[flow/run.sh]
#!/bin/bash
# the make line also repeats each setting of config.mk as NAME=value (left out here)
make -C /OpenROAD-flow-scripts/flow DESIGN_CONFIG=/design/flow/config.mk WORK_HOME=/design/flow/orfs CLKGATE_MAP_FILE= finish
[flow/config.mk]
export PLATFORM = sky130hd
export DESIGN_NAME = full_CAE
export DESIGN_NICKNAME = full_CAE
export VERILOG_FILES = /design/flow/design.v
export SDC_FILE = /design/flow/constraint.sdc
export NUM_CORES = 4
export LEC_CHECK = 0
export CAP_MARGIN = 40
export CORE_MARGIN = 2
export CORE_UTILIZATION = 72
export CTS_CLUSTER_DIAMETER = 336
export CTS_CLUSTER_SIZE = 20
export SETUP_SLACK_MARGIN = -0.22
export SLEW_MARGIN = 20
[flow/constraint.sdc]
create_clock -name core_clock -period 2.39 [get_ports {clk}]
set_input_delay 0.4780 -clock core_clock [delete_from_list [all_inputs] [get_ports {clk}]]
set_output_delay 0.4780 -clock core_clock [all_outputs]
set_load 0.01 [all_outputs]
[flow/design.v]
module compare_and_exchange(
    input [31:0] i1,
    input [31:0] i2,
    input dir,
    input clk,
    input reset,
    input enable,
    output [31:0] o1,
    output  [31:0] o2
    );
    reg [31:0]r1;
    reg [31:0]r2;
   always @(posedge clk)
   begin
   if(reset==0)
   begin
           if(enable==1)
            begin
                 if(dir==1)
                     begin
                        if (i1<i2)
                            begin
                                 r1 <= i1;
                                 r2 <= i2;
                            end
                        else
                             begin
                                 r1 <= i2;
                                 r2 <= i1;
                             end
                       end
                 else if(dir==0)  
                     begin
                        if (i1>i2)
                            begin
                             r1 <= i1;
                             r2 <= i2;
                            end
                        else
                             begin
                                 r1 <= i2;
                                 r2 <= i1;
                              end
                      end
            end
    else if (reset==1)
    begin
    r1<=32'b0;
    r2<=32'b0;
    end
    end
    end
    assign o2=r2; 
  assign o1=r1;
endmodule
module BM4_CAE(
    input [31:0] i1,
    input [31:0] i2,
    input [31:0] i3,
    input [31:0] i4,
    input dir1,
    input dir2,
    input dir3,
    input clk,
    input reset,
    input enable,
    output [31:0] o1,
    output [31:0] o2,
    output [31:0] o3,
    output [31:0] o4
    );
    wire [31:0]r1,r2,r3,r4,r5,r6,r7,r8,r9,r10,r11,r12,r13,r14;
           compare_and_exchange cae1(i1[31:0],i2[31:0],dir1,clk,reset,enable,r1,r2);
           compare_and_exchange cae2(i3[31:0],i4[31:0],dir1,clk,reset,enable,r3,r4);
           compare_and_exchange cae3(r1[31:0],r4[31:0],dir2,clk,reset,enable,r5,r8);
           compare_and_exchange cae4(r2[31:0],r3[31:0],dir2,clk,reset,enable,r6,r7);
           compare_and_exchange cae5(r5[31:0],r6[31:0],dir3,clk,reset,enable,r11,r13);
           compare_and_exchange cae6(r7[31:0],r8[31:0],dir3,clk,reset,enable,r12,r14); 
           assign o1=r11;
           assign o2=r12;
           assign o3=r13;
           assign o4=r14;
    endmodule
module BM8_CAE(
        input [31:0] i1,
        input [31:0] i2,
        input [31:0] i3,
        input [31:0] i4,
        input [31:0] i5,
        input [31:0] i6,
        input [31:0] i7,
        input [31:0] i8,
        input dir1,
        input dir2,
        input dir3,
        input clk,
        input reset,
        input enable,
        output [31:0] o1,
        output [31:0] o2,
        output [31:0] o3,
        output [31:0] o4,
        output [31:0] o5,
        output [31:0] o6,
        output [31:0] o7,
        output [31:0] o8
        );
      wire [31:0] r1,r2 ,r3,r4,r5,r6,r7,r8,r9,r10,r11,r12,r13,r14,r15,r16,r17,r18,r19,r20,r21,r22,r23,r24;   
         compare_and_exchange cae1(i1[31:0],i8[31:0],dir1,clk,reset,enable,r1,r8);
         compare_and_exchange cae2(i2[31:0],i7[31:0],dir1,clk,reset,enable,r2,r7);
         compare_and_exchange cae3(i3[31:0],i6[31:0],dir1,clk,reset,enable,r3,r6);
         compare_and_exchange cae4(i4[31:0],i5[31:0],dir1,clk,reset,enable,r4,r5);
         compare_and_exchange cae6(r1[31:0],r2[31:0],dir2,clk,reset,enable,r9,r10); 
         compare_and_exchange cae7(r3[31:0],r4[31:0],dir2,clk,reset,enable,r11,r12); 
         compare_and_exchange cae8(r5[31:0],r6[31:0],dir2,clk,reset,enable,r13,r14);
         compare_and_exchange cae9(r7[31:0],r8[31:0],dir2,clk,reset,enable,r15,r16);
         compare_and_exchange cae10(r9[31:0],r11[31:0],dir3,clk,reset,enable,r17,r18); 
         compare_and_exchange cae11(r10[31:0],r12[31:0],dir3,clk,reset,enable,r19,r20);
         compare_and_exchange cae12(r13[31:0],r15[31:0],dir3,clk,reset,enable,r21,r22); 
         compare_and_exchange cae13(r14[31:0],r16[31:0],dir3,clk,reset,enable,r23,r24);  
        assign o1=r17;
        assign o2=r18;
        assign o3=r19;
        assign o4=r20;
        assign o5=r21;
        assign o6=r22;
        assign o7=r23;
        assign o8=r24;
      endmodule
module full_CAE(
input [31:0] i1,
input [31:0] i2,
input [31:0] i3,
input [31:0] i4,
input [31:0] i5,
input [31:0] i6,
input [31:0] i7,
input [31:0] i8,
input dir,
input clk,
input reset,
input enable,
output [31:0] o1,
output [31:0] o2,
output [31:0] o3,
output [31:0] o4,
output [31:0] o5,
output [31:0] o6,
output [31:0] o7,
output [31:0] o8
);
wire [31:0] r1,r2 ,r3,r4,r5,r6,r7,r8,r9,r10,r11,r12,r13,r14,r15,r16,r17,r18,r19,r20,r21,r22,r23,r24;
reg [6:1] dq;
always @(posedge clk)
begin
    if (reset==0 && enable==1)
        dq <= {dq[5:1], dir};
end
compare_and_exchange cae1(i1[31:0],i2[31:0],dir,clk,reset,enable,r1,r2);
compare_and_exchange cae2(i3[31:0],i4[31:0],dir,clk,reset,enable,r3,r4);
compare_and_exchange cae3(i5[31:0],i6[31:0],dir,clk,reset,enable,r5,r6);
compare_and_exchange cae4(i7[31:0],i8[31:0],dir,clk,reset,enable,r7,r8);
BM4_CAE a1(r1,r2,r3,r4,dq[1],dq[2],dq[3],clk,reset,enable,r9,r10,r11,r12);
BM4_CAE a2(r5,r6,r7,r8,dq[1],dq[2],dq[3],clk,reset,enable,r13,r14,r15,r16);
BM8_CAE a3(r9,r10,r11,r12,r13,r14,r15,r16,dq[4],dq[5],dq[6],clk,reset,enable,r17,r18,r19,r20,r21,r22,r23,r24);
assign o1=r17;
assign o2=r18;
assign o3=r19;
assign o4=r20;
assign o5=r21;
assign o6=r22;
assign o7=r23;
assign o8=r24;
endmodule
==> changes_impl.md, run 1 <==
## Implementation

* Area leader, netlist: edfxtp_1
* Ys cells at 7236
* Clock Tree Root: clkbuf_16
* Die Ht at 376.2 µm
* Distinct lib cells at 64
* Pre-CTS WS at -1.693 ns
* CTS HTree Levels at 3
* Exit stage: global routing (5_1_grt)
* DP Area at 124600 µm²
* CTS Buf Count at 99
* Ys async rst share at 0%
* Full die area at 141500 µm²
* Syn nets at 8392
* Cts hold-fix bufs at 0
* FP Util at 72.55%
* Area leader share at 54.13%
* Simple share at 3.678%
* Core ar. at 137500 µm²
* Mux share at 19.06%
* Rows at 136
* Max Root-Sink Buffers at 3
* AND-OR/OR-AND Cells, Area Fraction at 6.835%
* Outcome: stopped before the end
* Xor/xnor share at 0.01756%
* Gpl congestion at 1.083
* YS chip area at 99750 µm²
* Top FF cell, synth: edfxtp_1
* Synth Instances at 7236
* Ys flops at 1798
* Main area contributors: edfxtp_1 54%, mux2_2 17%, ha_1 11%
* IO buf count at 515
* Commonest cells in the netlist: 1798 x edfxtp_1, 1523 x mux2_2, 907 x inv_1
* Mapped Area at 99750 µm²
* Sequential element share of the synthesized area at 54.13%
* Syn Area/Cell at 13.79 µm²
* Die Width at 376.2 µm
* DP Wirelength at 234000 µm
* Yosys warns at 2
* Adder-cell area share of the yosys netlist at 11.24%
* I/O pins at 516
* Cell with the most instances after synthesis: edfxtp_1
* Placed Instances at 11670
* Logic family by area: multiplexers
* Clk sinks at 1798
* EDFF count, synth at 1798
[repair_timing]
action                                  in CTS
pin swaps                                   31
cloned                                       3
buffers inserted                             9
resized                                    111
endpoints found under the setup margin    1792
==> run 2, diff against run 1 <==
Settings changed: CAP_MARGIN 40 to 20, CORE_UTILIZATION 72 to 66, CTS_CLUSTER_DIAMETER 336 to not set, CTS_CLUSTER_SIZE 20 to 42, HOLD_SLACK_MARGIN set to 0.29, SETUP_SLACK_MARGIN -0.22 to -0.21.
Clock period 2.39 ns to 2.23 ns, I/O delays scaled along.
==> changes_impl.md, run 2 <==
## Implementation

* Outcome: stopped before the end
* Exit stage: global routing (5_1_grt)
* Ys flops at 1798 (unchanged)
* Synth Instances at 7236 (unchanged)
* Area leader share at 54.13% (unchanged)
* CTS HTree Levels at 4 (+1)
* Gpl congestion at 0.9872 (-8.8%)
* Ys async rst share at 0% (unchanged)
* Pre-CTS WS at -1.887 ns (-0.1942 ns)
* IO buf count at 515 (unchanged)
* Area leader, netlist: edfxtp_1
* Mapped Area at 99750 µm² (unchanged)
* EDFF count, synth at 1798 (unchanged)
* I/O pins at 516 (unchanged)
* Yosys warns at 2 (unchanged)
* Top FF cell, synth: edfxtp_1
* Simple share at 3.678% (unchanged)
* Distinct lib cells at 64 (unchanged)
* Main area contributors: edfxtp_1 54%, mux2_2 17%, ha_1 11%
* CTS Buf Count at 180 (+82%)
* Syn nets at 8392 (unchanged)
* Sequential element share of the synthesized area at 54.13% (unchanged)
* FP Util at 66.52% (-6.0 points)
* Die Width at 392.8 µm (+4.4%)
* Clock Tree Root: clkbuf_16
* Full die area at 154300 µm² (+9.0%)
* Commonest cells in the netlist: 1798 x edfxtp_1, 1523 x mux2_2, 907 x inv_1
* Core ar. at 150000 µm² (+9.1%)
* YS chip area at 99750 µm² (unchanged)
* Die Ht at 392.8 µm (+4.4%)
* Ys cells at 7236 (unchanged)
* Rows at 142 (+4.4%)
* Xor/xnor share at 0.01756% (unchanged)
* Mux share at 19.06% (unchanged)
* AND-OR/OR-AND Cells, Area Fraction at 6.835% (unchanged)
* Clk sinks at 1798 (unchanged)
* DP Wirelength at 231100 µm (-1.2%)
* Logic family by area: multiplexers
* Cell with the most instances after synthesis: edfxtp_1
* Adder-cell area share of the yosys netlist at 11.24% (unchanged)
* Max Root-Sink Buffers at 3 (unchanged)
* Syn Area/Cell at 13.79 µm² (unchanged)
run 2: what timing repair did:
item                       in CTS
hold endpoints to repair        2
hold buffers                    2
cloned                         43
pin swaps                      83
setup buffers                 110
setup endpoints to repair    1792
resized                       455
run 2: metrics by stage:
step	instance area (µm²)	std cells	TNS, ns
floorplan	99760	7236	-
global placement	125400	11960	-2024.79
detailed placement	125400	11960	-2160.49
CTS	135700	12430	-1693.44
==> run 3, diff against run 2 <==
Settings changed: ABC_AREA set to 1, CAP_MARGIN 20 to 15, CELL_PAD_IN_SITES_DETAIL_PLACEMENT set to 1, CELL_PAD_IN_SITES_GLOBAL_PLACEMENT set to 3, CORE_ASPECT_RATIO set to 0.88, CORE_MARGIN 2 to 4, CORE_UTILIZATION 66 to 50, CTS_CLUSTER_DIAMETER set to 156, CTS_CLUSTER_SIZE 42 to 13, GPL_ROUTABILITY_DRIVEN set to 0, HOLD_SLACK_MARGIN 0.29 to not set, MAX_ROUTING_LAYER set to met5, MIN_ROUTING_LAYER set to met2, PLACE_DENSITY set to 0.56, SETUP_SLACK_MARGIN -0.21 to 0.74, SLEW_MARGIN 20 to 5.
Clock period 2.23 ns to 6.84 ns, I/O delays scaled along.
==> changes_impl.md, run 3 <==
## Implementation

* Distinct lib cells at 24 (-63%)
* Cell with the most instances after synthesis: nand3_1
* Synth Instances at 20760 (+190%)
* Mux share at 0% (-19 points)
* Adder-cell area share of the yosys netlist at 7.733% (-3.5 points)
* Main area contributors: edfxtp_1 37%, nand3_1 25%, nand2_1 16%
* Stop Error: [ERROR GPL-0301] Utilization 120.395 % exceeds 100%.
* Top FF cell, synth: edfxtp_1
* Ys cells at 20760 (+190%)
* Core ar. at 288600 µm² (+92%)
* Yosys warns at 2 (unchanged)
* Sequential element share of the synthesized area at 37.24% (-17 points)
* Die Ht at 513.1 µm (+31%)
* Die Width at 582.0 µm (+48%)
* Syn Area/Cell at 6.985 µm² (-49%)
* Logic family by area: simple AND/OR/NAND/NOR gates
* Commonest cells in the netlist: 7245 x nand3_1, 6344 x nand2_1, 2013 x inv_1
* Exit stage: global placement without I/O (3_1_place_gp_skip_io)
* Simple share at 42.81% (+39 points)
* Mapped Area at 145000 µm² (+45%)
* Full die area at 298600 µm² (+94%)
* Ys async rst share at 0% (unchanged)
* AND-OR/OR-AND Cells, Area Fraction at 1.884% (-5.0 points)
* Rows at 185 (+30%)
* Area leader, netlist: edfxtp_1
* YS chip area at 145000 µm² (+45%)
* Outcome: stopped before the end
* FP Util at 50.22% (-16 points)
* Area leader share at 37.24% (-17 points)
* Syn nets at 21910 (+160%)
* Xor/xnor share at 0% (-0.018 points)
* Ys flops at 1798 (unchanged)
* EDFF count, synth at 1798 (unchanged)
==> run 4, diff against run 3 <==
Settings changed: ABC_AREA 1 to not set, CELL_PAD_IN_SITES_DETAIL_PLACEMENT 1 to not set, CELL_PAD_IN_SITES_GLOBAL_PLACEMENT 3 to 0, CORE_MARGIN 4 to 2, CORE_UTILIZATION 50 to 70, CTS_CLUSTER_DIAMETER 156 to not set, GPL_ROUTABILITY_DRIVEN 0 to not set, MIN_ROUTING_LAYER met2 to not set, PLACE_DENSITY 0.56 to not set, PLACE_DENSITY_LB_ADDON set to 0.28, SETUP_SLACK_MARGIN 0.74 to not set.
Clock period 6.84 ns to 3.29 ns, I/O delays scaled along.
==> changes_impl.md, run 4 <==
### Physical design

* Outcome: failed layout checks
* SO Viols: setup timing
* Clk sinks at 1798
* IO buf count at 515
* GRT Util Overall at 39.40%
* Hold_sp: i4[11]
* R2r setup slk at -0.36 ns
* Yosys warns at 2 (unchanged)
* Comb power frac at 20.3%
* Via/cell ratio at 6.691
* Routed Antenna Nets at 0
* Comb power at 12.3 mW
* Max Root-Sink Buffers at 3
* CTS Buf Count at 177
* Worst path max stage delay at 0.52 ns
* First-pass GRT wire length at 426500 µm
* Clock-pin slew on the worst setup and hold paths at 0.07 ns
* Rows at 129 (-30%)
* Logic area at 43380 µm²
* CTS HTree Levels at 4
* DP Wirelength at 212500 µm
* VDD IR-drop max at 0.0005998 V
* Hold Path Stages at 2
* Full die area at 145500 µm² (-51%)
* Clock Tree Root: clkbuf_16
* OpenROAD warning count at 30
* Cell Pwr Density at 482.4 nW/µm²
* Grt ovf at 0
* Vias in the first global route at 69020
* FP Util at 70.71% (+20 points)
* Final instance area at 125700 µm²
* Non-filler cells, final at 10950
* I/O pins at 516
* Reg power frac at 46.9%
* Mapped Area at 99750 µm² (-31%)
* Die Width at 406.4 µm (-30%)
* Drt wl/cell at 29.24 µm
* Die Ht at 358.1 µm (-30%)
* Slew @ Worst Pin at 1.173 ns
* Simple share at 3.678% (-39 points)
* Pleak at 52.62 nW
* Internal power at 44.19 mW
* Mux share at 19.06% (+19 points)
* Insertion delay at the late pin of the worst-skew pair at 0.85 ns
* Cycle use final at 110.9%
* Initial DRC count at 10580
* Ys flops at 1798 (unchanged)
* Distinct lib cells at 64 (+170%)
* Area occupied by registers at 53990 µm²
* Worst endpoint data arrival time at 4.23 ns
* Crit path top cell by count: buf_12
* Cell family with most CP delay: AND-OR/OR-AND gates
* Sw Ratio at 27.14%
* Area leader, netlist: edfxtp_1
* Core ar. at 141100 µm² (-51%)
* Seq group at 28.4 mW
* EDFF count, synth at 1798 (unchanged)
* F_max at 0.2741 GHz
* CP Buf/Inv Count at 4
* WP depth at 12
* Hold path endpoint: cae2.r1[11]
* Routed Wire Length at 320200 µm
* Setup crit start: a2.cae2.r2[21]
* Maxcap violations at 0
* Cell with the most instances after synthesis: edfxtp_1
* Post-layout min period at 3.649 ns
* Synth Instances at 7236 (-65%)
* Setup Viol. Count Final at 931
* AND-OR/OR-AND Cells, Area Fraction at 6.835% (+5.0 points)
* Final WS setup at -0.3588 ns
* Startpoint Class: flop
* CP max-delay cell: edfxtp_1
* Ys cells at 7236 (-65%)
* Crit-path max FO at 6
* CP endpoint kind: flop
* Area leader share at 54.13% (+17 points)
* Initial antenna violation count at 19
* Placed Instances at 10390
* Sequential element share of the synthesized area at 54.13% (+17 points)
* Cts hold-fix bufs at 0
* Largest net degree at the start of global routing at 62
* Worst r2r path cells at 12
* Syn nets at 8392 (-62%)
* Gpl congestion at 0.9886
* DP Area at 114300 µm²
* Main area contributors: edfxtp_1 54%, mux2_2 17%, ha_1 11%
* Adder-cell area share of the yosys netlist at 11.24% (+3.5 points)
* Setup Skew at 0.04167 ns
* CTS tree: built
* Reg2reg start: a2.cae2.r2[21]
* Ys async rst share at 0% (unchanged)
* Net switching power of the design at 16.46 mW
* R2R Path End: a2.cae3.r2[27]
* Slew HR at 21.78%
* Top Consumer: registers
* Final Hold Fails at 0
* Setup crit end: a2.cae3.r2[27]
* Clock group total power at 19.9 mW
* P&R area growth vs syn at 26.02%
* Xor/xnor share at 0.01756% (+0.018 points)
* Via count at 73260
* Syn Area/Cell at 13.79 µm² (+97%)
* Drt first pass iters at 8
* # nets final at 10070
* RSZ-0062 raised after global routing: yes
* Drt drc at 0
* Worst hold path type: input port to flop
* WS Path Type: flop to flop
* Filler cells at 5627
* Commonest cells in the netlist: 1798 x edfxtp_1, 1523 x mux2_2, 907 x inv_1
* Crit path required time at 3.87 ns
* Logic family by area: multiplexers
* Crit-path cells: inv_2 -> ha_4 -> a21o_1 -> a221o_1 -> a221oi_2 -> o21ai_1 -> a211oi_2 -> mux2i_4 -> buf_12 -> buf_12 -> clkbuf_16 -> mux2_2
* YS chip area at 99750 µm² (-31%)
* Clock network fraction of design power at 32.8%
* Final Slew Violations at 0
* Top FF cell, synth: edfxtp_1
* Pwr Total at 60.64 mW
==> run 4: cell type report <==
class | instances | share of cell area (%)
multi-input cells | 4305 | 34.51
diodes | 5 | 0.009953
flip-flops and latches | 1798 | 42.95
inverters | 908 | 2.711
clock inverters | 97 | 0.6838
clock buffers | 215 | 3.654
well taps | 1899 | 1.890
repair buffers | 1721 | 13.59
==> run 4: timing repair <==
item	CTS	global route
resized	215	456
gates cloned	27	46
pin swaps	59	81
endpoints found under the setup margin	1257	1442
setup buffers	85	96
==> run 4: stage by stage <==
| stage | utilization, % | setup TNS (ns) | setup slack (ns) | hold WS [ns] |
|---|---|---|---|---|
| 2_1_floorplan | - | - | -24.60 | 0.4244 |
| 3_3_place_gp | 81.00 | -348.50 | -1.148 | 0.5734 |
| 3_5_place_dp | 81.00 | -398.79 | -1.100 | 0.5835 |
| 4_1_cts | 86.58 | -3.338 | -0.09849 | 0.5179 |
| 5_1_grt | 89.10 | -117.00 | -0.3627 | 0.5483 |
| 6_report | 89.11 | -93.80 | -0.3588 | 0.5366 |
==> run 4: per-layer routing <==
| layer | global-route usage [%] | share of wire, % |
|---|---|---|
| met5 | 0 | 0.030 |
| met4 | 16.60 | 6.7 |
| met3 | 6.944 | 10 |
| met2 | 63.96 | 47 |
| met1 | 52.82 | 36 |
==> run 5, diff against run 4 <==
Settings changed: CAP_MARGIN 15 to 20, CELL_PAD_IN_SITES_GLOBAL_PLACEMENT 0 to not set, CORE_ASPECT_RATIO 0.88 to not set, CORE_UTILIZATION 70 to 45, CTS_CLUSTER_SIZE 13 to not set, MAX_ROUTING_LAYER met5 to not set, PLACE_DENSITY_LB_ADDON 0.28 to not set, SETUP_SLACK_MARGIN set to 0.51, SLEW_MARGIN 5 to 20.
Clock period 3.29 ns to 4.02 ns, I/O delays scaled along.
==> changes_impl.md, run 5 <==
### Physical design

* Worst hold path type: flop to flop
* Placed Instances at 10840 (+4.3%)
* Final instance area at 117900 µm² (-6.2%)
* DP Wirelength at 219300 µm (+3.2%)
* Pleak at 46.92 nW (-11%)
* Cts hold-fix bufs at 0 (unchanged)
* GRT Util Overall at 24.35% (-15 points)
* Xor/xnor share at 0.01756% (unchanged)
* Mux share at 19.06% (unchanged)
* EDFF count, synth at 1798 (unchanged)
* CTS Buf Count at 191 (+7.9%)
* Via/cell ratio at 5.519 (-18%)
* Rows at 172 (+33%)
* Drt first pass iters at 6 (-2)
* WS Path Type: flop to flop
* R2R Path End: a3.cae3.r2[5]
* VDD IR-drop max at 0.0003460 V (-42%)
* P&R area growth vs syn at 18.16%
* Slew @ Worst Pin at 1.011 ns (-0.1621 ns)
* DP Area at 110600 µm² (-3.2%)
* Core ar. at 219900 µm² (+56%)
* Final Slew Violations at 0 (unchanged)
* Vias in the first global route at 60830 (-12%)
* RSZ-0062 raised after global routing: yes
* Synth Instances at 7236 (unchanged)
* Top FF cell, synth: edfxtp_1
* Die Ht at 474.8 µm (+33%)
* Final core occ at 53.59% (-36 points)
* Yosys warns at 2 (unchanged)
* Insertion delay at the late pin of the worst-skew pair at 0.85 ns (about the same)
* Clock-pin slew on the worst setup and hold paths at 0.06 ns (about the same)
* Hold_sp: cae1.r1[0]
* Gpl congestion at 0.9356 (-5.4%)
* Clock network fraction of design power at 36.2% (+3.4 points)
* FP Util at 45.35% (-25 points)
* Comb power frac at 16.1% (-4.2 points)
* Syn Area/Cell at 13.79 µm² (unchanged)
* Hold Path Stages at 1 (-1)
* CP max-delay cell: edfxtp_1
* Seq group at 23.3 mW (-18%)
* Distinct lib cells at 64 (unchanged)
* Cell with the most instances after synthesis: edfxtp_1
* Max Root-Sink Buffers at 3 (unchanged)
* Main area contributors: edfxtp_1 54%, mux2_2 17%, ha_1 11%
* Initial DRC count at 5704 (-46%)
* CTS HTree Levels at 4 (unchanged)
* Maxcap violations at 0 (unchanged)
* Slew HR at 32.45% (+11 points)
* R2r setup slk at 0.52 ns (+0.88 ns)
* Initial antenna violation count at 12 (-7)
* Crit-path cells: ha_1 -> nand4_1 -> nor4_1 -> buf_4 -> o21ai_0 -> buf_4 -> o211ai_1 -> a31oi_1 -> mux2_2 -> buf_12 -> mux2_2
* Worst endpoint data arrival time at 4.06 ns (-0.17 ns)
* CP Buf/Inv Count at 3 (-1)
* WP depth at 11 (-1)
* Die Width at 474.8 µm (+17%)
* Setup Viol. Count Final at 0 (-100%)
* Sw Ratio at 25.42% (-1.7 points)
* Cell family with most CP delay: multiplexers
* Routed Wire Length at 277900 µm (-13%)
* Final Hold Fails at 0 (unchanged)
* Cycle use final at 87.02% (-24 points)
* Simple share at 3.678% (unchanged)
* Clock group total power at 17.7 mW (-11%)
* First-pass GRT wire length at 404100 µm (-5.2%)
* Logic family by area: multiplexers
* Ys cells at 7236 (unchanged)
* Grt ovf at 0 (unchanged)
* Commonest cells in the netlist: 1798 x edfxtp_1, 1523 x mux2_2, 907 x inv_1
* Crit-path max FO at 36 (+30)
* Drt drc at 0 (unchanged)
* Worst path max stage delay at 0.50 ns (-0.02 ns)
* CP endpoint kind: flop
* CTS tree: built
* Ys flops at 1798 (unchanged)
* Syn nets at 8392 (unchanged)
* Clock Tree Root: clkbuf_16
* Sequential element share of the synthesized area at 54.13% (unchanged)
* F_max at 0.2859 GHz (+4.3%)
* Internal power at 36.41 mW (-18%)
* Reg power frac at 47.6% (+0.7 points)
* Via count at 62040 (-15%)
* OpenROAD warning count at 39 (+30%)
* Top Consumer: registers
* Area leader, netlist: edfxtp_1
* Crit path required time at 4.58 ns (+0.71 ns)
* I/O pins at 516 (unchanged)
* Mapped Area at 99750 µm² (unchanged)
* AND-OR/OR-AND Cells, Area Fraction at 6.835% (unchanged)
* # nets final at 9276 (-7.9%)
* Setup crit start: a1.cae5.r2[13]
* Largest net degree at the start of global routing at 117 (+89%)
* Ys async rst share at 0% (unchanged)
* Setup TNS at 0 ns (+93.80 ns)
* Startpoint Class: flop
* Reg2reg start: a1.cae5.r2[13]
* Net switching power of the design at 12.41 mW (-25%)
* Setup Skew at 0.03870 ns (-0.002967 ns)
* Full die area at 225500 µm² (+55%)
* Comb power at 7.88 mW (-36%)
* Cell Pwr Density at 414.2 nW/µm² (-14%)
* Outcome: finished clean
* IO buf count at 515 (unchanged)
* Area leader share at 54.13% (unchanged)
* Clk sinks at 1798 (unchanged)
* Drt wl/cell at 24.72 µm (-15%)
* Non-filler cells, final at 11240 (+2.7%)
* Hold path endpoint: a1.cae1.r1[0]
* Post-layout min period at 3.498 ns (-0.1505 ns)
* Setup crit end: a3.cae3.r2[5]
* YS chip area at 99750 µm² (unchanged)
* Routed Antenna Nets at 0 (unchanged)
* Adder-cell area share of the yosys netlist at 11.24% (unchanged)
* Filler cells at 18320 (+230%)
* Worst r2r path cells at 11 (-1)
==> run 5: what timing repair did <==
item | in CTS | in global routing
pin swaps | 7 | 18
setup endpoints to repair | 655 | 884
resized | 38 | 52
buffers inserted | 16 | 20
gates cloned | 7 | 6
==> run 5: cell type report <==
class / count / area (µm²) / area share (%)
clock buffers: 231 / 4994 / 4.236
well taps: 2958 / 3701 / 3.140
repair buffers: 916 / 9313 / 7.901
flip-flops and latches: 1798 / 53990 / 45.81
inverters: 908 / 3408 / 2.892
clock inverters: 121 / 1239 / 1.051
diodes: 4 / 10.01 / 0.008492
multi-input cells: 4305 / 41220 / 34.97
==> run 5: per-layer routing <==
layer | wire length, µm | share of wire [%] | GRT usage, % | up-vias
li1 | - | - | - | 29210
met1 | 133400 | 48 | 36.02 | 30800
met2 | 122600 | 44 | 37.14 | 1660
met3 | 12590 | 4.5 | 2.874 | 366
met4 | 9274 | 3.3 | 7.986 | 4
met5 | 28 | 0.010 | 0 | -
==> run 5: metrics by stage <==
step,power (mW),setup WS [ns],hold WS (ns)
6_report,48.83,0.5217,0.5931
5_1_grt,50.63,0.4759,0.6218
4_1_cts,49.03,0.4873,0.5939
3_5_place_dp,31.24,-0.6012,0.5673
3_3_place_gp,31.05,-0.5706,0.5790
2_1_floorplan,28.86,-24.02,0.4244
==> run 6, diff against run 5 <==
Settings changed: CORE_ASPECT_RATIO set to 0.54, CORE_UTILIZATION 45 to 67, SETUP_SLACK_MARGIN 0.51 to 0.56.
Clock period 4.02 ns to 3.08 ns, I/O delays scaled along.
==> changes_impl.md, run 6 <==
### Physical design

* Setup crit start: a3.cae7.r1[9]
* Internal power at 48.30 mW (+33%)
* Ys flops at 1798 (unchanged)
* Via count at 80780 (+30%)
* Area leader, netlist: edfxtp_1
* OpenROAD warning count at 35 (-10%)
* CP endpoint kind: flop
* Worst r2r path cells at 13 (+2)
* Full die area at 152100 µm² (-33%)
* CTS tree: built
* Xor/xnor share at 0.01756% (unchanged)
* Clock network fraction of design power at 32.0% (-4.2 points)
* Logic family by area: multiplexers
* Final WS setup at -0.7488 ns (-1.270 ns)
* Cell with the most instances after synthesis: edfxtp_1
* Area leader share at 54.13% (unchanged)
* Vias in the first global route at 73170 (+20%)
* CTS Buf Count at 168 (-12%)
* Pleak at 57.73 nW (+23%)
* Routed Wire Length at 388900 µm (+40%)
* Synth Instances at 7236 (unchanged)
* Setup crit end: a3.cae10.r1[7]
* Slew HR at 30.62% (-1.8 points)
* DP Area at 118200 µm² (+6.8%)
* Distinct lib cells at 64 (unchanged)
* Cts hold-fix bufs at 0 (unchanged)
* RSZ-0062 raised after global routing: yes
* EDFF count, synth at 1798 (unchanged)
* Net switching power of the design at 19.39 mW (+56%)
* Ys async rst share at 0% (unchanged)
* Drt wl/cell at 33.59 µm (+36%)
* Maxcap violations at 0 (unchanged)
* Worst hold path type: input port to flop
* CP max-delay cell: edfxtp_1
* IO buf count at 515 (unchanged)
* First-pass GRT wire length at 478800 µm (+18%)
* Ys cells at 7236 (unchanged)
* Die Ht at 287.5 µm (-39%)
* Crit path top cell by count: buf_12
* Area occupied by registers at 53990 µm² (unchanged)
* Worst endpoint data arrival time at 4.42 ns (+0.36 ns)
* Hold path endpoint: cae3.r2[22]
* Logic area at 45910 µm² (+11%)
* Cycle use final at 124.3% (+37 points)
* Sequential element share of the synthesized area at 54.13% (unchanged)
* Final Hold Fails at 0 (unchanged)
* YS chip area at 99750 µm² (unchanged)
* FP Util at 67.90% (+23 points)
* Gpl congestion at 1.006 (+7.5%)
* P&R area growth vs syn at 33.76%
* Initial antenna violation count at 30 (+18)
* Main area contributors: edfxtp_1 54%, mux2_2 17%, ha_1 11%
* VDD IR-drop max at 0.0005348 V (+55%)
* Hold_ws at 0.1971 ns (-0.3959 ns)
* Final Slew Violations at 0 (unchanged)
* R2r setup slk at -0.75 ns (-1.27 ns)
* Reg power frac at 44.9% (-2.7 points)
* Insertion delay at the late pin of the worst-skew pair at 0.86 ns (about the same)
* Outcome: failed layout checks
* Cell Pwr Density at 507.3 nW/µm² (+22%)
* Crit-path max FO at 6 (-83%)
* WS Path Type: flop to flop
* Mapped Area at 99750 µm² (unchanged)
* Clock group total power at 21.6 mW (+22%)
* Grt ovf at 0 (unchanged)
* DP Wirelength at 230400 µm (+5.1%)
* Hold Path Stages at 3 (+2)
* Drt drc at 0 (unchanged)
* Max Root-Sink Buffers at 4 (+1)
* Mux share at 19.06% (unchanged)
* Cell family with most CP delay: AND-OR/OR-AND gates
* Sw Ratio at 28.65% (+3.2 points)
* Rows at 103 (-40%)
* Simple share at 3.678% (unchanged)
* Crit-path cells: inv_1 -> ha_4 -> nand4_1 -> nor2_1 -> a221oi_2 -> o211ai_1 -> a31oi_4 -> mux2i_4 -> buf_12 -> buf_12 -> buf_12 -> buf_16 -> mux2_2
* AND-OR/OR-AND Cells, Area Fraction at 6.835% (unchanged)
* Adder-cell area share of the yosys netlist at 11.24% (unchanged)
* Clk sinks at 1798 (unchanged)
* Routed Antenna Nets at 0 (unchanged)
* Hold_sp: i6[22]
* Clock-pin slew on the worst setup and hold paths at 0.08 ns (+0.02 ns)
* F_max at 0.2612 GHz (-8.6%)
* CTS HTree Levels at 4 (unchanged)
* CP Buf/Inv Count at 5 (+2)
* Worst path max stage delay at 0.64 ns (+0.14 ns)
* WP depth at 13 (+2)
* Slew @ Worst Pin at 1.039 ns (+0.02748 ns)
* Post-layout min period at 3.829 ns (+0.3305 ns)
* Drt first pass iters at 9 (+3)
* Reg2reg start: a3.cae7.r1[9]
* Largest net degree at the start of global routing at 83 (-29%)
* Syn nets at 8392 (unchanged)
* Top FF cell, synth: edfxtp_1
* Comb power frac at 23.1% (+7.0 points)
* Via/cell ratio at 6.977 (+26%)
* Initial DRC count at 14440 (+150%)
* Core ar. at 146900 µm² (-33%)
* Commonest cells in the netlist: 1798 x edfxtp_1, 1523 x mux2_2, 907 x inv_1
* Setup Skew at 0.06251 ns (+0.02381 ns)
* GRT Util Overall at 42.77% (+18 points)
* R2R Path End: a3.cae10.r1[7]
* Syn Area/Cell at 13.79 µm² (unchanged)
* Startpoint Class: flop
* Final instance area at 133400 µm² (+13%)
* Clock Tree Root: clkbuf_16
* Seq group at 30.4 mW (+30%)
* Pwr Total at 67.69 mW (+39%)
* Die Width at 529.1 µm (+11%)
* Setup Viol. Count Final at 1582 (+1582)
* Yosys warns at 2 (unchanged)
* # nets final at 10650 (+15%)
* I/O pins at 516 (unchanged)
* Top Consumer: registers
* SO Viols: setup timing
* Comb power at 15.6 mW (+98%)
* Filler cells at 5134 (-72%)
* Crit path required time at 3.67 ns (-0.91 ns)
-- run 6: final cells by class --
class | instances | share of cell area, %
flip-flops and latches | 1798 | 40.47
multi-input cells | 4305 | 34.41
repair buffers | 2317 | 16.82
clock buffers | 200 | 3.289
inverters | 908 | 2.564
well taps | 1942 | 1.821
clock inverters | 93 | 0.6086
diodes | 15 | 0.02813
-- run 6: metal layers --
metal / up-vias / routed length, µm / global-route usage (%)
li1: 31970 / - / -
met1: 38730 / 135400 / 61.68
met2: 7943 / 163100 / 62.63
met3: 2105 / 64820 / 13.21
met4: 36 / 25280 / 12.26
met5: - / 297 / 0
-- run 6: stage by stage --
step           util [%]  cells  worst slack, ns  setup TNS, ns
6_report          90.82  11580          -0.7488        -585.70
5_1_grt           90.80  11570          -0.6880        -619.13
4_1_cts           87.07  11390          -0.3852        -313.86
3_5_place_dp      80.45  10960           -1.345        -776.79
3_3_place_gp      80.45  10960           -1.248        -666.39
2_1_floorplan         -   7236           -24.77              -
-- run 6: what timing repair did --
item | 4_1_cts | 5_1_grt
pin swaps | 86 | 136
setup endpoints to repair | 1792 | 1792
buffers inserted | 93 | 119
gates cloned | 48 | 54
gates resized | 585 | 766
endpoints found under the hold margin | 0 | 0
==> run 7, diff against run 6 <==
Settings changed: CORE_ASPECT_RATIO 0.54 to not set, CORE_UTILIZATION 67 to 70, CTS_CLUSTER_SIZE set to 36, HOLD_SLACK_MARGIN set to 0.29.
Clock period 3.08 ns to 3.75 ns, I/O delays scaled along.
==> changes_impl.md, run 7 <==
### Physical design

* Outcome: failed layout checks
* SO Viols: setup timing
* Commonest cells in the netlist: 1798 x edfxtp_1, 1523 x mux2_2, 907 x inv_1
* Sequential element share of the synthesized area at 54.13% (unchanged)
* Yosys warns at 2 (unchanged)
* Synth Instances at 7236 (unchanged)
* CP endpoint kind: flop
* Internal power at 40.03 mW (-17%)
* FP Util at 70.54% (+2.6 points)
* R2R Path End: a3.cae10.r2[0]
* Area leader, netlist: edfxtp_1
* Routed Antenna Nets at 0 (unchanged)
* Simple share at 3.678% (unchanged)
* Drt drc at 0 (unchanged)
* Hold path endpoint: cae4.r2[1]
* Final core occ at 90.78% (about the same)
* Top Consumer: registers
* Comb power at 11.9 mW (-24%)
* Cycle use final at 103.5% (-21 points)
* Filler cells at 4799 (-6.5%)
* Via count at 75960 (-6.0%)
* Slew HR at 23.60% (-7.0 points)
* Clock network fraction of design power at 33.3% (+1.3 points)
* Reg power frac at 45.2% (+0.3 points)
* Largest net degree at the start of global routing at 121 (+46%)
* Xor/xnor share at 0.01756% (unchanged)
* Clock Tree Root: clkbuf_16
* CTS HTree Levels at 4 (unchanged)
* Maxcap violations at 0 (unchanged)
* Gpl congestion at 1.002 (-0.39%)
* CP max-delay cell: o211ai_1
* Worst path max stage delay at 0.48 ns (-0.16 ns)
* Routed Wire Length at 353200 µm (-9.2%)
* Final WS setup at -0.1306 ns (+0.6181 ns)
* Hold Path Stages at 3 (unchanged)
* Net switching power of the design at 15.44 mW (-20%)
* Setup TNS at -5.291 ns (+580.41 ns)
* EDFF count, synth at 1798 (unchanged)
* Logic family by area: multiplexers
* Ys flops at 1798 (unchanged)
* Insertion delay at the late pin of the worst-skew pair at 0.87 ns (about the same)
* GRT Util Overall at 38.74% (-4.0 points)
* P&R area growth vs syn at 28.69%
* Comb power frac at 21.5% (-1.6 points)
* Worst endpoint data arrival time at 4.46 ns (+0.04 ns)
* Drt wl/cell at 32.85 µm (-2.2%)
* First-pass GRT wire length at 421600 µm (-12%)
* OpenROAD warning count at 39 (+11%)
* F_max at 0.2577 GHz (-1.3%)
* DP Wirelength at 204900 µm (-11%)
* Via/cell ratio at 7.064 (+1.2%)
* Mapped Area at 99750 µm² (unchanged)
* Initial DRC count at 10850 (-25%)
* WS Path Type: flop to flop
* CP Buf/Inv Count at 5 (unchanged)
* Syn nets at 8392 (unchanged)
* Setup crit end: a3.cae10.r2[0]
* Die Width at 381.5 µm (-28%)
* Setup Skew at 0.05244 ns (-0.01006 ns)
* Clock-pin slew on the worst setup and hold paths at 0.06 ns (-0.02 ns)
* Worst r2r path cells at 13 (unchanged)
* Setup Viol. Count Final at 93 (-94%)
* Drt first pass iters at 9 (unchanged)
* Ys async rst share at 0% (unchanged)
* AND-OR/OR-AND Cells, Area Fraction at 6.835% (unchanged)
* Cell Pwr Density at 432.1 nW/µm² (-15%)
* Full die area at 145500 µm² (-4.3%)
* Slew @ Worst Pin at 1.141 ns (+0.1023 ns)
* I/O pins at 516 (unchanged)
* Initial antenna violation count at 35 (+17%)
* Area occupied by registers at 53990 µm² (unchanged)
* Setup crit start: a3.cae7.r1[27]
* Die Ht at 381.5 µm (+33%)
* Clock group total power at 18.5 mW (-14%)
* Cell family with most CP delay: AND-OR/OR-AND gates
* CTS tree: built
* Hold_sp: i8[1]
* Cell with the most instances after synthesis: edfxtp_1
* Vias in the first global route at 67450 (-7.8%)
* Distinct lib cells at 64 (unchanged)
* Mux share at 19.06% (unchanged)
* Pre-CTS WS at -0.5272 ns (+0.8183 ns)
* Max Root-Sink Buffers at 3 (-1)
* Sw Ratio at 27.83% (-0.81 points)
* WP depth at 13 (unchanged)
* Logic area at 45790 µm² (-0.25%)
* Worst hold path type: input port to flop
* Rows at 138 (+34%)
* Startpoint Class: flop
* RSZ-0062 raised after global routing: yes
* Final Hold Fails at 0 (unchanged)
* Seq group at 25.1 mW (-17%)
* Clk sinks at 1798 (unchanged)
* VDD IR-drop max at 0.0005541 V (+3.6%)
* Main area contributors: edfxtp_1 54%, mux2_2 17%, ha_1 11%
* Ys cells at 7236 (unchanged)
* Grt ovf at 0 (unchanged)
* # nets final at 9861 (-7.4%)
* Crit path required time at 4.33 ns (+0.66 ns)
* Pleak at 54.41 nW (-5.8%)
* Crit-path max FO at 8 (+2)
* Top FF cell, synth: edfxtp_1
* Core ar. at 141400 µm² (-3.7%)
* CTS Buf Count at 178 (+6.0%)
* Crit-path cells: inv_1 -> ha_1 -> nand4_1 -> buf_4 -> nor2_1 -> a22oi_1 -> o211ai_1 -> a31oi_4 -> mux2i_4 -> buf_12 -> buf_6 -> buf_16 -> mux2_4
* Post-layout min period at 3.881 ns (+0.05186 ns)
* Reg2reg start: a3.cae7.r1[27]
* YS chip area at 99750 µm² (unchanged)
* Syn Area/Cell at 13.79 µm² (unchanged)
* IO buf count at 515 (unchanged)
* Final Slew Violations at 0 (unchanged)
* R2r setup slk at -0.13 ns (+0.62 ns)
* Area leader share at 54.13% (unchanged)
* Adder-cell area share of the yosys netlist at 11.24% (unchanged)
-- run 7: metal layers --
layer	share of wire, %	global-route usage (%)	vias up
met5	0.069	0	-
met1	33	50.90	36440
met3	11	5.496	2144
li1	-	-	30410
met2	46	63.37	6935
met4	9.8	19.69	30
-- run 7: what timing repair did --
action / in CTS / in global routing
gates resized: 350 / 978
pin swaps: 53 / 187
buffers inserted: 150 / 225
hold buffers: 0 / 0
endpoints found under the setup margin: 1587 / 1750
gates cloned: 42 / 115
-- run 7: cell type report --
type | instances | share of cell area, %
Clock buffer | 211 | 3.600
Sequential cell | 1798 | 42.06
Tap cell | 1890 | 1.842
Multi-Input combinational cell | 4306 | 35.67
Antenna cell | 16 | 0.03119
Timing Repair Buffer | 1513 | 13.23
Inverter | 908 | 2.655
Clock inverter | 110 | 0.9074
-- run 7: stage by stage --
step                cell area [µm²]  power [mW]  hold WS, ns  instances
floorplan                     99760       30.93       0.4244       7236
global placement             110200       33.05       0.5784       9883
detailed placement           110200       33.45       0.5869       9883
CTS                          119900       51.99       0.5874      10400
global route                 128300       56.31       0.3721      10740
finish                       128400       55.47       0.3451      10750
==> run 8, diff against run 7 <==
Settings changed: CAP_MARGIN 20 to 15, CELL_PAD_IN_SITES_GLOBAL_PLACEMENT set to 0, CORE_ASPECT_RATIO set to 0.88, CTS_CLUSTER_DIAMETER set to 364, CTS_CLUSTER_SIZE 36 to 13, HOLD_SLACK_MARGIN 0.29 to not set, MAX_ROUTING_LAYER set to met5, PLACE_DENSITY_LB_ADDON set to 0.28, SETUP_SLACK_MARGIN 0.56 to not set, SLEW_MARGIN 20 to 5.
Clock period 3.75 ns to 2.23 ns, I/O delays scaled along.
==> changes_impl.md, run 8 <==
## Implementation

* Syn nets at 8392 (unchanged)
* Synth Instances at 7236 (unchanged)
* CTS HTree Levels at 4 (unchanged)
* YS chip area at 99750 µm² (unchanged)
* Sequential element share of the synthesized area at 54.13% (unchanged)
* Area leader share at 54.13% (unchanged)
* DP Wirelength at 240300 µm (+17%)
* Simple share at 3.678% (unchanged)
* Die Width at 406.4 µm (+6.5%)
* Mux share at 19.06% (unchanged)
* Distinct lib cells at 64 (unchanged)
* Die Ht at 358.1 µm (-6.1%)
* Logic family by area: multiplexers
* Stop Error: [ERROR GRT-0232] Routing congestion too high. Check the congestion heatmap in the GUI.
* Mapped Area at 99750 µm² (unchanged)
* Clk sinks at 1798 (unchanged)
* IO buf count at 515 (unchanged)
* GRT Util Overall at 81.41%
* Adder-cell area share of the yosys netlist at 11.24% (unchanged)
* EDFF count, synth at 1798 (unchanged)
* Ys cells at 7236 (unchanged)
* DP Area at 124500 µm² (+13%)
* Pre-CTS WS at -2.039 ns (-1.512 ns)
* CTS Buf Count at 156 (-12%)
* I/O pins at 516 (unchanged)
* Commonest cells in the netlist: 1798 x edfxtp_1, 1523 x mux2_2, 907 x inv_1
* Cell with the most instances after synthesis: edfxtp_1
* Full die area at 145500 µm² (about the same)
* Syn Area/Cell at 13.79 µm² (unchanged)
* Core ar. at 141100 µm² (-0.24%)
* Area leader, netlist: edfxtp_1
* Rows at 129 (-6.5%)
* Yosys warns at 2 (unchanged)
* Exit stage: global routing (5_1_grt)
* Xor/xnor share at 0.01756% (unchanged)
* Outcome: stopped before the end
* Ys flops at 1798 (unchanged)
* AND-OR/OR-AND Cells, Area Fraction at 6.835% (unchanged)
* Ys async rst share at 0% (unchanged)
* FP Util at 70.71% (+0.17 points)
* Clock Tree Root: clkbuf_16
* Cts hold-fix bufs at 0 (unchanged)
* Gpl congestion at 1.079 (+7.7%)
* Max Root-Sink Buffers at 3 (unchanged)
* Top FF cell, synth: edfxtp_1
* Grt ovf at 587
* Main area contributors: edfxtp_1 54%, mux2_2 17%, ha_1 11%
==> run 8: metrics by stage <==
| stage | cells | hold WS (ns) | TNS (ns) |
|---|---|---|---|
| 2_1_floorplan | 7236 | 0.4244 | - |
| 3_3_place_gp | 11760 | 0.6028 | -1996.86 |
| 3_5_place_dp | 11760 | 0.6139 | -2197.32 |
| 4_1_cts | 12070 | 0.2060 | -1822.82 |
==> run 8: repair_timing <==
item                                   in CTS
setup buffers                              96
gates resized                             448
pin swaps                                  90
endpoints found under the hold margin       0
setup endpoints to repair                1802
gates cloned                               43
==> run 8: per-layer routing <==
metal	GRT overflow	global-route usage, %
met2	295	95.31
met4	241	84.74
met5	3	45.78
met3	24	70.56
met1	24	78.33
==> run 9, diff against run 8 <==
Settings changed: CAP_MARGIN 15 to 20, CELL_PAD_IN_SITES_GLOBAL_PLACEMENT 0 to not set, CORE_ASPECT_RATIO 0.88 to not set, CORE_UTILIZATION 70 to 71, CTS_CLUSTER_DIAMETER 364 to not set, CTS_CLUSTER_SIZE 13 to 51, MAX_ROUTING_LAYER met5 to not set, PLACE_DENSITY_LB_ADDON 0.28 to 0.02, SETUP_SLACK_MARGIN set to 0.78, SLEW_MARGIN 5 to 20.
Clock period 2.23 ns to 2.73 ns, I/O delays scaled along.
==> changes_impl.md, run 9 <==
## Implementation

* Synth Instances at 7236 (unchanged)
* Exit stage: clock tree synthesis (4_1_cts)
* I/O pins at 516 (unchanged)
* Syn nets at 8392 (unchanged)
* Main area contributors: edfxtp_1 54%, mux2_2 17%, ha_1 11%
* Outcome: stopped before the end
* DP Wirelength at 231400 µm (-3.7%)
* Rows at 137 (+6.2%)
* Yosys warns at 2 (unchanged)
* Mapped Area at 99750 µm² (unchanged)
* Syn Area/Cell at 13.79 µm² (unchanged)
* Full die area at 143500 µm² (-1.4%)
* Area leader, netlist: edfxtp_1
* IO buf count at 515 (unchanged)
* Stop Error: [ERROR DPL-0033] detailed placement checks failed during check placement.
* Distinct lib cells at 64 (unchanged)
* Die Width at 378.8 µm (-6.8%)
* FP Util at 71.49% (+0.78 points)
* Ys cells at 7236 (unchanged)
* Pre-CTS WS at -1.641 ns (+0.3974 ns)
* Logic family by area: multiplexers
* Ys async rst share at 0% (unchanged)
* Commonest cells in the netlist: 1798 x edfxtp_1, 1523 x mux2_2, 907 x inv_1
* Gpl congestion at 1.060 (-1.7%)
* Mux share at 19.06% (unchanged)
* YS chip area at 99750 µm² (unchanged)
* Simple share at 3.678% (unchanged)
* Area leader share at 54.13% (unchanged)
* Placed Instances at 11640 (-1.0%)
* Xor/xnor share at 0.01756% (unchanged)
* Core ar. at 139500 µm² (-1.1%)
* Ys flops at 1798 (unchanged)
* Die Ht at 378.8 µm (+5.8%)
* Top FF cell, synth: edfxtp_1
* DP Area at 123700 µm² (-0.67%)
* Sequential element share of the synthesized area at 54.13% (unchanged)
* Cell with the most instances after synthesis: edfxtp_1
* EDFF count, synth at 1798 (unchanged)
* AND-OR/OR-AND Cells, Area Fraction at 6.835% (unchanged)
* Adder-cell area share of the yosys netlist at 11.24% (unchanged)
## run 9: stage by stage
| step | TNS, ns | utilization, % |
|---|---|---|
| after detailed placement | -1280.67 | 88.65 |
| after global placement | -1123.45 | 88.65 |
| after floorplan | - | - |
==> run 10, diff against run 9 <==
Settings changed: CORE_UTILIZATION 71 to 66, PLACE_DENSITY_LB_ADDON 0.02 to not set.
Clock period 2.73 ns to 3.03 ns, I/O delays scaled along.
==> changes_impl.md, run 10 <==
### Physical design

* Setup crit end: a1.cae3.r2[30]
* FP Util at 66.52% (-5.0 points)
* Grt ovf at 0
* Slew @ Worst Pin at 1.120 ns
* Crit path required time at 3.55 ns
* Setup Skew at 0.04742 ns
* Routed Wire Length at 355000 µm
* Adder-cell area share of the yosys netlist at 11.24% (unchanged)
* Routed Antenna Nets at 0
* Drt wl/cell at 29.64 µm
* Placed Instances at 11330 (-2.7%)
* Setup crit start: a1.cae2.r2[29]
* Area leader, netlist: edfxtp_1
* Commonest cells in the netlist: 1798 x edfxtp_1, 1523 x mux2_2, 907 x inv_1
* SO Viols: setup timing
* Maxcap violations at 0
* VDD IR-drop max at 0.0006899 V
* Top Consumer: registers
* Cell family with most CP delay: AND-OR/OR-AND gates
* Final WS setup at -1.084 ns
* Rows at 142 (+3.6%)
* Clock Tree Root: clkbuf_16
* Worst path max stage delay at 0.74 ns
* R2r setup slk at -1.08 ns
* Die Width at 392.8 µm (+3.7%)
* Yosys warns at 2 (unchanged)
* Pre-CTS WS at -1.065 ns (+0.5763 ns)
* Worst endpoint data arrival time at 4.63 ns
* Insertion delay at the late pin of the worst-skew pair at 0.87 ns
* F_max at 0.2431 GHz
* Filler cells at 5620
* Seq group at 30.7 mW
* Ys async rst share at 0% (unchanged)
* Crit-path cells: inv_2 -> ha_4 -> nand4_1 -> buf_4 -> buf_4 -> a21oi_1 -> a211o_1 -> nor2_4 -> mux2i_4 -> buf_4 -> clkbuf_16 -> o21ai_0
* Hold_ws at 0.4678 ns
* Via/cell ratio at 6.549
* Xor/xnor share at 0.01756% (unchanged)
* Comb power at 15.5 mW
* Drt first pass iters at 12
* Final Hold Fails at 0
* Initial antenna violation count at 23
* WP depth at 12
* Main area contributors: edfxtp_1 54%, mux2_2 17%, ha_1 11%
* Reg power frac at 43.5%
* R2R Path End: a1.cae3.r2[30]
* Setup Viol. Count Final at 1756
* Full die area at 154300 µm² (+7.5%)
* Post-layout min period at 4.114 ns
* Simple share at 3.678% (unchanged)
* CP Buf/Inv Count at 5
* Slew HR at 25.31%
* CTS tree: built
* Clock network fraction of design power at 34.5%
* Syn Area/Cell at 13.79 µm² (unchanged)
* Clock group total power at 24.4 mW
* Logic family by area: multiplexers
* Core ar. at 150000 µm² (+7.5%)
* Cycle use final at 135.8%
* First-pass GRT wire length at 443600 µm
* WS Path Type: flop to flop
* Die Ht at 392.8 µm (+3.7%)
* DP Wirelength at 216300 µm (-6.5%)
* Area leader share at 54.13% (unchanged)
* GRT Util Overall at 38.39%
* IO buf count at 515 (unchanged)
* Sw Ratio at 27.37%
* Vias in the first global route at 73570
* CP max-delay cell: o21ai_0
* Syn nets at 8392 (unchanged)
* Crit path top cell by count: buf_4
* Crit-path max FO at 28
* Max Root-Sink Buffers at 3
* YS chip area at 99750 µm² (unchanged)
* Hold_sp: i4[8]
* Reg2reg start: a1.cae2.r2[29]
* AND-OR/OR-AND Cells, Area Fraction at 6.835% (unchanged)
* CP endpoint kind: flop
* Mapped Area at 99750 µm² (unchanged)
* Worst hold path type: input port to flop
* Comb power frac at 22.0%
* Clock-pin slew on the worst setup and hold paths at 0.07 ns
* Internal power at 51.35 mW
* Hold Path Stages at 2
* Worst r2r path cells at 12
* CTS Buf Count at 183
* I/O pins at 516 (unchanged)
* EDFF count, synth at 1798 (unchanged)
* Sequential element share of the synthesized area at 54.13% (unchanged)
* Gpl congestion at 1.028 (-3.0%)
* Cell with the most instances after synthesis: edfxtp_1
* Cell Pwr Density at 521.0 nW/µm²
* Net switching power of the design at 19.35 mW
* Via count at 78450
* # nets final at 10960
* OpenROAD warning count at 32
* Ys flops at 1798 (unchanged)
* Synth Instances at 7236 (unchanged)
* Mux share at 19.06% (unchanged)
* Outcome: failed layout checks
* P&R area growth vs syn at 36.05%
* Ys cells at 7236 (unchanged)
* Top FF cell, synth: edfxtp_1
* RSZ-0062 raised after global routing: yes
* Startpoint Class: flop
* CTS HTree Levels at 4
* Largest net degree at the start of global routing at 95
* Pleak at 58.85 nW
* Initial DRC count at 10270
* Non-filler cells, final at 11980
* Hold path endpoint: cae2.r1[8]
* Clk sinks at 1798
* Distinct lib cells at 64 (unchanged)
* Drt drc at 0
* Final Slew Violations at 0
run 10: metrics by stage:
stage               setup TNS (ns)  utilization (%)  power, mW  cell area, µm²
finish                     -567.18            90.51      70.71          135700
global route               -633.98            90.50      72.03          135700
CTS                        -385.54            86.76      67.31          130100
detailed placement         -738.52            80.34      42.83          120500
global placement           -677.39            80.34      42.28          120500
floorplan                        -                -      38.28           99760
run 10: final cells by class:
type / count / area [µm²] / share of cell area [%]
diodes: 4 / 10.01 / 0.007375
clock buffers: 218 / 4775 / 3.518
clock inverters: 123 / 1503 / 1.107
inverters: 908 / 3408 / 2.511
multi-input cells: 4306 / 45120 / 33.25
flip-flops and latches: 1798 / 53990 / 39.78
well taps: 2016 / 2522 / 1.859
repair buffers: 2606 / 24390 / 17.97
run 10: repair_timing:
action                                   CTS  global route
cloned                                    38            60
setup buffers                             76           134
hold buffers                               0             0
pin swaps                                 43           115
endpoints found under the setup margin  2048          2048
gates resized                            388           738
run 10: metal layers:
| layer | up-vias | GRT usage, % | routed length [µm] |
|---|---|---|---|
| met5 | - | 0 | 198 |
| met4 | 28 | 20.68 | 32170 |
| met3 | 1921 | 5.786 | 35380 |
| met2 | 6136 | 63.16 | 164400 |
| met1 | 37740 | 49.19 | 122800 |
| li1 | 32620 | - | - |
==> run 11, diff against run 10 <==
Settings changed: CAP_MARGIN 20 to 15, CELL_PAD_IN_SITES_GLOBAL_PLACEMENT set to 3, CORE_ASPECT_RATIO set to 0.88, CORE_MARGIN 2 to 9, CORE_UTILIZATION 66 to 19, CTS_CLUSTER_SIZE 51 to 13, MAX_ROUTING_LAYER set to met5, PLACE_DENSITY set to 0.56, SETUP_SLACK_MARGIN 0.78 to 0.74, SLEW_MARGIN 20 to 5.
Clock period 3.03 ns to 5.68 ns, I/O delays scaled along.
==> changes_impl.md, run 11 <==
### Physical design

* Outcome: finished clean
* Clock Tree Root: clkbuf_16
* Top Consumer: registers
* VDD IR-drop max at 0.0002310 V (-67%)
* Hold Path Stages at 1 (-1)
* Setup Viol. Count Final at 0 (-100%)
* Clock-pin slew on the worst setup and hold paths at 0.06 ns (about the same)
* Drt wl/cell at 24.55 µm (-17%)
* Filler cells at 54670 (+870%)
* Final Slew Violations at 0 (unchanged)
* Area leader, netlist: edfxtp_1
* RSZ-0062 raised after global routing: no
* Ys async rst share at 0% (unchanged)
* Clock network fraction of design power at 40.0% (+5.5 points)
* GRT Util Overall at 12.89% (-26 points)
* Grt ovf at 0 (unchanged)
* Adder-cell area share of the yosys netlist at 11.24% (unchanged)
* Post-CTS setup buffer count at 0 (-100%)
* EDFF count, synth at 1798 (unchanged)
* Non-filler cells, final at 15000 (+25%)
* Worst r2r path cells at 10 (-2)
* Mux share at 19.06% (unchanged)
* Post-cts resize count at 0 (-100%)
* Area leader share at 54.13% (unchanged)
* Syn Area/Cell at 13.79 µm² (unchanged)
* Rows at 249 (+75%)
* IO buf count at 515 (unchanged)
* Final instance area at 121200 µm² (-11%)
* YS chip area at 99750 µm² (unchanged)
* Setup crit end: a2.cae1.r2[27]
* Startpoint Class: flop
* F_max at 0.2269 GHz (-6.6%)
* Final Hold Fails at 0 (unchanged)
* Seq group at 16.7 mW (-46%)
* Logic area at 40910 µm² (-9.3%)
* Slew @ Worst Pin at 1.077 ns (-0.04367 ns)
* Post-layout min period at 4.406 ns (+0.2923 ns)
* Xor/xnor share at 0.01756% (unchanged)
* Cell Pwr Density at 304.3 nW/µm² (-42%)
* Slew HR at 26.17% (+0.86 points)
* Internal power at 26.92 mW (-48%)
* Die Width at 790.4 µm (+100%)
* Comb power frac at 14.8% (-7.2 points)
* R2R Path End: a2.cae1.r2[27]
* I/O pins at 516 (unchanged)
* Routed Wire Length at 368300 µm (+3.7%)
* Cell with the most instances after synthesis: edfxtp_1
* Commonest cells in the netlist: 1798 x edfxtp_1, 1523 x mux2_2, 907 x inv_1
* Cts hold-fix bufs at 0 (unchanged)
* Core ar. at 522800 µm² (+250%)
* Hold path endpoint: a1.cae3.r1[22]
* Sequential element share of the synthesized area at 54.13% (unchanged)
* Final core occ at 23.19% (-67 points)
* Max Root-Sink Buffers at 4 (+1)
* Sw Ratio at 27.04% (-0.33 points)
* Die Ht at 697.7 µm (+78%)
* Final WS setup at 1.274 ns (+2.358 ns)
* WS Path Type: flop to flop
* R2r setup slk at 1.27 ns (+2.36 ns)
* Reg power frac at 45.2% (+1.7 points)
* Setup crit start: cae3.r2[9]
* Cycle use final at 77.58% (-58 points)
* CTS tree: built
* DP Area at 113700 µm² (-5.6%)
* Yosys warns at 2 (unchanged)
* OpenROAD warning count at 31 (-3.1%)
* CP endpoint kind: flop
* Crit-path max FO at 64 (+130%)
* Full die area at 551500 µm² (+260%)
* # nets final at 9051 (-17%)
* Initial DRC count at 4070 (-60%)
* Logic family by area: multiplexers
* CP Buf/Inv Count at 2 (-3)
* FP Util at 19.08% (-47 points)
* Main area contributors: edfxtp_1 54%, mux2_2 17%, ha_1 11%
* Simple share at 3.678% (unchanged)
* CTS Buf Count at 222 (+21%)
* Syn nets at 8392 (unchanged)
* Net switching power of the design at 9.976 mW (-48%)
* Hold_ws at 0.5796 ns (+0.1118 ns)
* Reg2reg start: cae3.r2[9]
* Via/cell ratio at 4.113 (-37%)
* Maxcap violations at 0 (unchanged)
* AND-OR/OR-AND Cells, Area Fraction at 6.835% (unchanged)
* Top FF cell, synth: edfxtp_1
* Crit-path cells: inv_1 -> ha_1 -> nand4_1 -> a21oi_1 -> a2111oi_0 -> o21ai_0 -> a211oi_2 -> mux2i_4 -> buf_4 -> mux2_2
* Drt first pass iters at 5 (-7)
* Pre-CTS WS at 0.5348 ns (+1.600 ns)
* Pwr Total at 36.89 mW (-48%)
* Vias in the first global route at 61310 (-17%)
* Worst path max stage delay at 0.72 ns (-0.02 ns)
* Clock group total power at 14.8 mW (-39%)
* Insertion delay at the late pin of the worst-skew pair at 0.98 ns (+0.11 ns)
* First-pass GRT wire length at 506100 µm (+14%)
* WP depth at 10 (-2)
* Largest net degree at the start of global routing at 103 (+8.4%)
* Setup Skew at 0.1036 ns (+0.05621 ns)
* Pleak at 45.91 nW (-22%)
* Area occupied by registers at 53990 µm² (unchanged)
* Mapped Area at 99750 µm² (unchanged)
* Initial antenna violation count at 95 (+310%)
* Hold_sp: a1.cae2.r2[22]
* Setup TNS at 0 ns (+567.18 ns)
* Crit path required time at 6.34 ns (+2.79 ns)
* Synth Instances at 7236 (unchanged)
* CP max-delay cell: a2111oi_0
* Via count at 61700 (-21%)
* Routed Antenna Nets at 0 (unchanged)
* Distinct lib cells at 64 (unchanged)
* Comb power at 5.46 mW (-65%)
* Cell family with most CP delay: AND-OR/OR-AND gates
* Worst endpoint data arrival time at 5.07 ns (+0.44 ns)
* DP Wirelength at 305100 µm (+41%)
* CTS HTree Levels at 4 (unchanged)
* Worst hold path type: flop to flop
* Ys flops at 1798 (unchanged)
* Clk sinks at 1798 (unchanged)
* Placed Instances at 14570 (+29%)
* Ys cells at 7236 (unchanged)
* Drt drc at 0 (unchanged)
* P&R area growth vs syn at 21.54%
* Gpl congestion at 0.8279 (-19%)
==> run 11: cell type report <==
| class | count | share of cell area [%] |
|---|---|---|
| clock inverter | 157 | 1.450 |
| antenna | 24 | 0.04954 |
| sequential | 1798 | 44.53 |
| tap | 6902 | 7.123 |
| multi-input combinational | 4305 | 33.75 |
| timing repair buffer | 660 | 5.591 |
| clock buffer | 248 | 4.698 |
| inverter | 908 | 2.811 |
==> run 11: routing by layer <==
layer  global-route usage [%]  part of all wire (%)  up-vias
met3                    1.797                   4.1      393
met2                    18.99                    42     1351
met1                    19.80                    52    31060
met4                    2.605                   2.1       34
li1                         -                     -    28870
met5                        0                 0.059        -
==> run 12, diff against run 11 <==
Settings changed: CAP_MARGIN 15 to 20, CELL_PAD_IN_SITES_GLOBAL_PLACEMENT 3 to not set, CORE_ASPECT_RATIO 0.88 to 0.54, CORE_MARGIN 9 to 2, CORE_UTILIZATION 19 to 70, CTS_CLUSTER_SIZE 13 to 34, MAX_ROUTING_LAYER met5 to not set, PLACE_DENSITY 0.56 to not set, SETUP_SLACK_MARGIN 0.74 to 0.56, SLEW_MARGIN 5 to 20.
Clock period 5.68 ns to 4.14 ns, I/O delays scaled along.
==> changes_impl.md, run 12 <==
### Physical design

* Outcome: finished clean
* FP Util at 70.73% (+52 points)
* Worst hold path type: flop to flop
* WS Path Type: flop to flop
* Drt first pass iters at 6 (+1)
* Die Width at 517.7 µm (-35%)
* Crit-path cells: inv_1 -> ha_1 -> a21oi_1 -> o21ai_1 -> a221oi_2 -> o211ai_1 -> a31oi_2 -> mux2i_4 -> buf_12 -> buf_12 -> mux2_2
* DP Wirelength at 219300 µm (-28%)
* Vias in the first global route at 63590 (+3.7%)
* Final core occ at 81.65% (+58 points)
* Full die area at 145700 µm² (-74%)
* Clock-pin slew on the worst setup and hold paths at 0.07 ns (about the same)
* Setup crit end: a3.cae10.r1[19]
* Synth Instances at 7236 (unchanged)
* Syn nets at 8392 (unchanged)
* Gpl congestion at 1.016 (+23%)
* Ys async rst share at 0% (unchanged)
* Startpoint Class: flop
* Crit-path max FO at 15 (-77%)
* Adder-cell area share of the yosys netlist at 11.24% (unchanged)
* Filler cells at 7468 (-86%)
* Simple share at 3.678% (unchanged)
* First-pass GRT wire length at 416100 µm (-18%)
* Yosys warns at 2 (unchanged)
* Ys flops at 1798 (unchanged)
* P&R area growth vs syn at 15.43%
* Clock Tree Root: clkbuf_16
* Routed Antenna Nets at 0 (unchanged)
* EDFF count, synth at 1798 (unchanged)
* Cell Pwr Density at 394.9 nW/µm² (+30%)
* Logic family by area: multiplexers
* Reg2reg start: a3.cae7.r1[7]
* AND-OR/OR-AND Cells, Area Fraction at 6.835% (unchanged)
* CTS tree: built
* Setup Viol. Count Final at 0 (unchanged)
* Sw Ratio at 26.99% (-0.049 points)
* Ys cells at 7236 (unchanged)
* CTS Buf Count at 159 (-28%)
* VDD IR-drop max at 0.0004884 V (+110%)
* Die Ht at 281.4 µm (-60%)
* Worst path max stage delay at 0.57 ns (-0.15 ns)
* Hold path endpoint: a1.cae3.r1[19]
* Top Consumer: registers
* Area leader share at 54.13% (unchanged)
* Rows at 101 (-59%)
* R2r setup slk at 0.49 ns (-0.78 ns)
* WP depth at 11 (+1)
* Clk sinks at 1798 (unchanged)
* Setup Skew at 0.02772 ns (-0.07592 ns)
* Max Root-Sink Buffers at 3 (-1)
* Cycle use final at 88.16% (+11 points)
* Via count at 67150 (+8.8%)
* Core ar. at 141000 µm² (-73%)
* Top FF cell, synth: edfxtp_1
* Slew @ Worst Pin at 1.021 ns (-0.05583 ns)
* Largest net degree at the start of global routing at 117 (+14%)
* Hold_sp: a1.cae2.r2[19]
* Routed Wire Length at 291200 µm (-21%)
* Via/cell ratio at 6.664 (+62%)
* Syn Area/Cell at 13.79 µm² (unchanged)
* Mapped Area at 99750 µm² (unchanged)
* Cts hold-fix bufs at 0 (unchanged)
* OpenROAD warning count at 43 (+39%)
* Drt wl/cell at 28.90 µm (+18%)
* CP endpoint kind: flop
* Worst r2r path cells at 11 (+1)
* IO buf count at 515 (unchanged)
* Final Hold Fails at 0 (unchanged)
* Pwr Total at 45.48 mW (+23%)
* Crit path required time at 4.69 ns (-1.65 ns)
* Comb power frac at 17.5% (+2.7 points)
* Main area contributors: edfxtp_1 54%, mux2_2 17%, ha_1 11%
* YS chip area at 99750 µm² (unchanged)
* Insertion delay at the late pin of the worst-skew pair at 0.83 ns (-0.15 ns)
* Sequential element share of the synthesized area at 54.13% (unchanged)
* Pleak at 46.15 nW (+0.53%)
* Setup crit start: a3.cae7.r1[7]
* Cell with the most instances after synthesis: edfxtp_1
* Xor/xnor share at 0.01756% (unchanged)
* Area leader, netlist: edfxtp_1
* Final Slew Violations at 0 (unchanged)
* Clock group total power at 14.9 mW (about the same)
* Mux share at 19.06% (unchanged)
* GRT Util Overall at 38.84% (+26 points)
* Grt ovf at 0 (unchanged)
* Hold Path Stages at 1 (unchanged)
* Drt drc at 0 (unchanged)
* RSZ-0062 raised after global routing: yes
* F_max at 0.2740 GHz (+21%)
* R2R Path End: a3.cae10.r1[19]
* Internal power at 33.20 mW (+23%)
* I/O pins at 516 (unchanged)
* Worst endpoint data arrival time at 4.20 ns (-0.87 ns)
* Commonest cells in the netlist: 1798 x edfxtp_1, 1523 x mux2_2, 907 x inv_1
* Reg power frac at 49.8% (+4.6 points)
* CTS HTree Levels at 4 (unchanged)
* Maxcap violations at 0 (unchanged)
* Initial DRC count at 11220 (+180%)
* # nets final at 9192 (+1.6%)
* Clock network fraction of design power at 32.7% (-7.3 points)
* Distinct lib cells at 64 (unchanged)
* Slew HR at 31.32% (+5.1 points)
==> run 12: area by class of cell <==
class / instances / area, µm² / share of cell area (%)
Timing Repair Buffer: 864 / 8969 / 7.789
Antenna cell: 9 / 22.52 / 0.01956
Clock buffer: 194 / 4131 / 3.588
Sequential cell: 1798 / 53990 / 46.89
Tap cell: 1905 / 2384 / 2.070
Inverter: 908 / 3408 / 2.960
Multi-Input combinational cell: 4305 / 41360 / 35.92
Clock inverter: 93 / 882.1 / 0.7661
==> run 12: metal layers <==
metal  global-route usage (%)  vias to the layer above  wire, µm
met3                    10.85                      525     41140
li1                         -                    29050         -
met5                        0                        -       118
met2                    53.88                     4452    119400
met1                    60.11                    33110    123000
met4                    9.948                       16      7559
==> run 12: timing repair <==
item / CTS / global route
setup endpoints to repair: 785 / 1025
pin swaps: 5 / 25
resized: 40 / 82
setup buffers: 5 / 37
endpoints found under the hold margin: 0 / 0
cloned: 1 / 17
==> run 12: per-stage QoR <==
| step | setup TNS, ns | cell area, µm² | hold slack (ns) | instances | setup slack, ns |
|---|---|---|---|---|---|
| finish | 0 | 115100 | 0.5786 | 10080 | 0.4902 |
| global route | 0 | 115100 | 0.6097 | 10070 | 0.5062 |
| global placement | -57.06 | 108800 | 0.5632 | 9720 | -0.6532 |
| detailed placement | -61.54 | 108800 | 0.5679 | 9720 | -0.6418 |
| floorplan | - | 99760 | 0.4244 | 7236 | -23.92 |
| CTS | 0 | 114100 | 0.5788 | 10010 | 0.5600 |
Power and IR drop assume default switching activity.
